==> v29 <==
==> flow/design.v (excerpt) <==
module bfcpu_core
(
    input  logic CLK,
    input  logic RES_N,
    output logic        BUS_REQ,
    output logic        BUS_WRITE,
    output logic [15:0] BUS_ADDR,
    output logic [ 7:0] BUS_WDATA,
    input  logic [ 7:0] BUS_RDATA,
    input  logic        BUS_RDY,
    output logic        IO_REQ,
    output logic        IO_WRITE,
    output logic [ 1:0] IO_ADDR,
    output logic [ 7:0] IO_WDATA,
    input  logic [ 7:0] IO_RDATA,
    input  logic        IO_RDY
);
clock: 7.79 ns
lec_check: 0
cap_margin: 5
core_margin: 2
core_utilization: 72
cts_cluster_diameter: 27
cts_cluster_size: 37
gpl_routability_driven: 1
max_routing_layer: met4
min_routing_layer: met1
place_density_lb_addon: 0.25
setup_slack_margin: 1.96
slew_margin: 40
run.sh (not shown) runs the stock make flow with config.mk's settings and CLKGATE_MAP_FILE=.
==> v20: changes against v29 <==
==> flow/config.mk (replaced) <==
export PLATFORM = sky130hd
export DESIGN_NAME = bfcpu_core
export DESIGN_NICKNAME = bfcpu_core
export VERILOG_FILES = /design/flow/design.v
export SDC_FILE = /design/flow/constraint.sdc
export NUM_CORES = 4
export LEC_CHECK = 0
export CAP_MARGIN = 20
export CORE_MARGIN = 2
export CORE_UTILIZATION = 70
export CTS_CLUSTER_DIAMETER = 27
export CTS_CLUSTER_SIZE = 37
export SETUP_SLACK_MARGIN = 1.84
export SLEW_MARGIN = 20
==> flow/constraint.sdc (replaced) <==
create_clock -name core_clock -period 7.29 [get_ports {CLK}]
set_input_delay 1.4580 -clock core_clock [delete_from_list [all_inputs] [get_ports {CLK}]]
set_output_delay 1.4580 -clock core_clock [all_outputs]
set_load 0.01 [all_outputs]
==> v18: changes against v29 <==
==> flow/config.mk (replaced) <==
export PLATFORM = sky130hd
export DESIGN_NAME = bfcpu_core
export DESIGN_NICKNAME = bfcpu_core
export VERILOG_FILES = /design/flow/design.v
export SDC_FILE = /design/flow/constraint.sdc
export NUM_CORES = 4
export LEC_CHECK = 0
export CAP_MARGIN = 15
export CORE_MARGIN = 2
export CORE_UTILIZATION = 72
export CTS_CLUSTER_SIZE = 40
export SETUP_SLACK_MARGIN = -0.24
export SLEW_MARGIN = 20
==> flow/constraint.sdc (replaced) <==
create_clock -name core_clock -period 8.24 [get_ports {CLK}]
set_input_delay 1.6480 -clock core_clock [delete_from_list [all_inputs] [get_ports {CLK}]]
set_output_delay 1.6480 -clock core_clock [all_outputs]
set_load 0.01 [all_outputs]
==> summary of the runs <==
v18 finished but fails on negative setup slack. v29 ended with an error in global routing (5_1_grt). v20 reached the layout checks and failed them: negative setup slack.
Clock skew is about the same in v20 and v18.
Critical path depth: v18 is lower than v20 (4).
Against v20, the utilization of v18 is lower by 10 points.
Clock power: v18 is lower than v20 (about 60%).

* * *

==> tundra <==
Starting RTL as in the previous note.
Design bfcpu_core, start of the top module:
module bfcpu_core
(
    input  logic CLK,
    input  logic RES_N,
    output logic        BUS_REQ,
    output logic        BUS_WRITE,
    output logic [15:0] BUS_ADDR,
    output logic [ 7:0] BUS_WDATA,
    input  logic [ 7:0] BUS_RDATA,
    input  logic        BUS_RDY,
    output logic        IO_REQ,
    output logic        IO_WRITE,
    output logic [ 1:0] IO_ADDR,
    output logic [ 7:0] IO_WDATA,
    input  logic [ 7:0] IO_RDATA,
    input  logic        IO_RDY
);
==> flow/config.mk <==
export PLATFORM = sky130hd
export DESIGN_NAME = bfcpu_core
export DESIGN_NICKNAME = bfcpu_core
export VERILOG_FILES = /design/flow/design.v
export SDC_FILE = /design/flow/constraint.sdc
export NUM_CORES = 4
export LEC_CHECK = 0
export ABC_AREA = 0
export CAP_MARGIN = 20
export CELL_PAD_IN_SITES_GLOBAL_PLACEMENT = 1
export CORE_ASPECT_RATIO = 0.76
export CORE_MARGIN = 7
export CORE_UTILIZATION = 15
export GPL_ROUTABILITY_DRIVEN = 1
export MAX_ROUTING_LAYER = met4
export SETUP_SLACK_MARGIN = 1.58
export SLEW_MARGIN = 20
==> flow/constraint.sdc <==
create_clock -name core_clock -period 15.7 [get_ports {CLK}]
set_input_delay 3.1400 -clock core_clock [delete_from_list [all_inputs] [get_ports {CLK}]]
set_output_delay 3.1400 -clock core_clock [all_outputs]
set_load 0.01 [all_outputs]
==> inputs of pepper, as changes to tundra <==
==> flow/config.mk (replaced) <==
export PLATFORM = sky130hd
export DESIGN_NAME = bfcpu_core
export DESIGN_NICKNAME = bfcpu_core
export VERILOG_FILES = /design/flow/design.v
export SDC_FILE = /design/flow/constraint.sdc
export NUM_CORES = 4
export LEC_CHECK = 0
export ABC_AREA = 1
export CAP_MARGIN = 20
export CORE_MARGIN = 2
export CORE_UTILIZATION = 72
export CTS_CLUSTER_SIZE = 77
export PLACE_DENSITY_LB_ADDON = 0.25
export SETUP_SLACK_MARGIN = -0.44
export SLEW_MARGIN = 40
==> flow/constraint.sdc (replaced) <==
create_clock -name core_clock -period 5.67 [get_ports {CLK}]
set_input_delay 1.1340 -clock core_clock [delete_from_list [all_inputs] [get_ports {CLK}]]
set_output_delay 1.1340 -clock core_clock [all_outputs]
set_load 0.01 [all_outputs]
==> inputs of onyx, as changes to tundra <==
==> flow/config.mk (replaced) <==
export PLATFORM = sky130hd
export DESIGN_NAME = bfcpu_core
export DESIGN_NICKNAME = bfcpu_core
export VERILOG_FILES = /design/flow/design.v
export SDC_FILE = /design/flow/constraint.sdc
export NUM_CORES = 4
export LEC_CHECK = 0
export CAP_MARGIN = 20
export CORE_MARGIN = 2
export CORE_UTILIZATION = 23
export SLEW_MARGIN = 20
==> flow/constraint.sdc (replaced) <==
create_clock -name core_clock -period 11.3 [get_ports {CLK}]
set_input_delay 2.2600 -clock core_clock [delete_from_list [all_inputs] [get_ports {CLK}]]
set_output_delay 2.2600 -clock core_clock [all_outputs]
set_load 0.01 [all_outputs]
==> comparison table <==
Run status: pepper failed layout checks; onyx finished clean; tundra finished clean
Reasons for failing layout checks: pepper setup timing; onyx -; tundra -
Number of well taps: pepper 532; onyx 1662; tundra 2574
GR Util met1: pepper 63.1%; onyx 20.7%; tundra 15.2%
Mux cell area share after synthesis: pepper 0.298%; onyx 18.9%; tundra 18.9%
Via density: pepper 6.74; onyx 5.23; tundra 4.31
Global-route wire length before repair: pepper 174000 µm; onyx 150000 µm; tundra 162000 µm
Adders+Majority by Area: pepper 2.70%; onyx 2.73%; tundra 2.73%
Leak: pepper 17.1 nW; onyx 14.9 nW; tundra 14.9 nW
Area of combinational cells with multiple inputs: pepper 15500 µm²; onyx 16100 µm²; tundra 16100 µm²
DP HPWL: pepper 74100 µm; onyx 68900 µm; tundra 78100 µm
Post-synthesis instance area: pepper 29800 µm²; onyx 29500 µm²; tundra 29500 µm²
Syn Nets: pepper 4131; onyx 2993; tundra 2993
Maximum fanout count along the critical path: pepper 7; onyx 21; tundra 24
Post-synthesis instance total: pepper 4049; onyx 2911; tundra 2911
Worst R2R Setup Slack: pepper -0.05 ns; onyx 3.79 ns; tundra 8.35 ns
Total number of vias: pepper 32800; onyx 23900; tundra 23700
Multi-input comb cells: pepper 2930; onyx 2107; tundra 2107
Fill cell count: pepper 2335; onyx 13200; tundra 21600
Combined global-route utilization of all metal layers: pepper 51.3%; onyx 14.6%; tundra 10.3%
Routed wire length: pepper 112000 µm; onyx 98200 µm; tundra 108000 µm
1st-iter DRT viols: pepper 5922; onyx 2603; tundra 2534
Relative slew margins: pepper 39.9%; onyx 24.5%; tundra 23.5%

* * *

==> lagoon: inputs <==
Starting RTL as in the previous note.
==> flow/design.v (excerpt) <==
module bfcpu_core
(
    input  logic CLK,
    input  logic RES_N,
    output logic        BUS_REQ,
    output logic        BUS_WRITE,
    output logic [15:0] BUS_ADDR,
    output logic [ 7:0] BUS_WDATA,
    input  logic [ 7:0] BUS_RDATA,
    input  logic        BUS_RDY,
    output logic        IO_REQ,
    output logic        IO_WRITE,
    output logic [ 1:0] IO_ADDR,
    output logic [ 7:0] IO_WDATA,
    input  logic [ 7:0] IO_RDATA,
    input  logic        IO_RDY
);
Settings: LEC_CHECK=0, ABC_AREA=1, CAP_MARGIN=5, CELL_PAD_IN_SITES_DETAIL_PLACEMENT=1, CELL_PAD_IN_SITES_GLOBAL_PLACEMENT=3, CORE_ASPECT_RATIO=1.09, CORE_MARGIN=2, CORE_UTILIZATION=70, CTS_CLUSTER_DIAMETER=331, GPL_TIMING_DRIVEN=0, MAX_ROUTING_LAYER=met4, MIN_ROUTING_LAYER=met2, SETUP_SLACK_MARGIN=2.18, SLEW_MARGIN=20, TNS_END_PERCENT=70; clock period 10.0 ns.
==> maple: changes against lagoon <==
Settings changed: ABC_AREA 1 to unset, CAP_MARGIN 5 to 20, CELL_PAD_IN_SITES_DETAIL_PLACEMENT 1 to unset, CELL_PAD_IN_SITES_GLOBAL_PLACEMENT 3 to unset, CORE_ASPECT_RATIO 1.09 to unset, CORE_UTILIZATION 70 to 58, CTS_CLUSTER_DIAMETER 331 to unset, GPL_ROUTABILITY_DRIVEN set to 1, GPL_TIMING_DRIVEN 0 to unset, MAX_ROUTING_LAYER met4 to unset, MIN_ROUTING_LAYER met2 to met1, SETUP_SLACK_MARGIN 2.18 to -0.45, SLEW_MARGIN 20 to 10, TNS_END_PERCENT 70 to unset.
==> flow/constraint.sdc (replaced) <==
create_clock -name core_clock -period 8.69 [get_ports {CLK}]
set_input_delay 1.7380 -clock core_clock [delete_from_list [all_inputs] [get_ports {CLK}]]
set_output_delay 1.7380 -clock core_clock [all_outputs]
set_load 0.01 [all_outputs]
==> summary of the runs <==
maple finished but fails on negative setup slack. lagoon aborted during global placement without I/O.
Against lagoon, the synthesized area of maple is lower by about 1.1%.
Between maple and lagoon, the lower synthesized cell count is in maple (gap about 28%, measured against lagoon).
Between maple and lagoon, the lower die size is in lagoon (gap about 20%, measured against lagoon).
==> figures <==
metric	lagoon	maple
Run status	aborted with a tool error	failed layout checks
Stage where the flow stopped	global placement without I/O	-
Layout check failures	-	negative setup slack
Sequential share of the synthesized area	40.2%	40.7%
Mux contribution to synthesized area	0.298%	18.9%
Adder Share, Synth	2.70%	2.73%
Chip Area	44200 µm²	52600 µm²
Count leader, synth	sky130_fd_sc_hd__nand2_1	sky130_fd_sc_hd__dfrtp_1
Mapped cell area	29800 µm²	29500 µm²
Nets in the synthesized netlist	4131	2993
Count of mapped cells out of synthesis	4049	2911
Average instance area after synthesis	7.36 µm²	10.1 µm²
Yosys aoi share	19.2%	16.4%
Top cell area share	39.9%	40.3%
Simple-gate share of the synthesized area	26.4%	12.9%
Cell Type Count	71	115
Core ar.	41800 µm²	50200 µm²
Die Ht	219 µm	229 µm
Chip area in the Yosys report	29800 µm²	29500 µm²
FP Core Util	71.3%	58.7%
Number of standard cells reported by yosys	4049	2911
Xor/xnor share	2.53%	3.52%
Rows	78	82
Power is estimated from default activity; no workload was simulated.
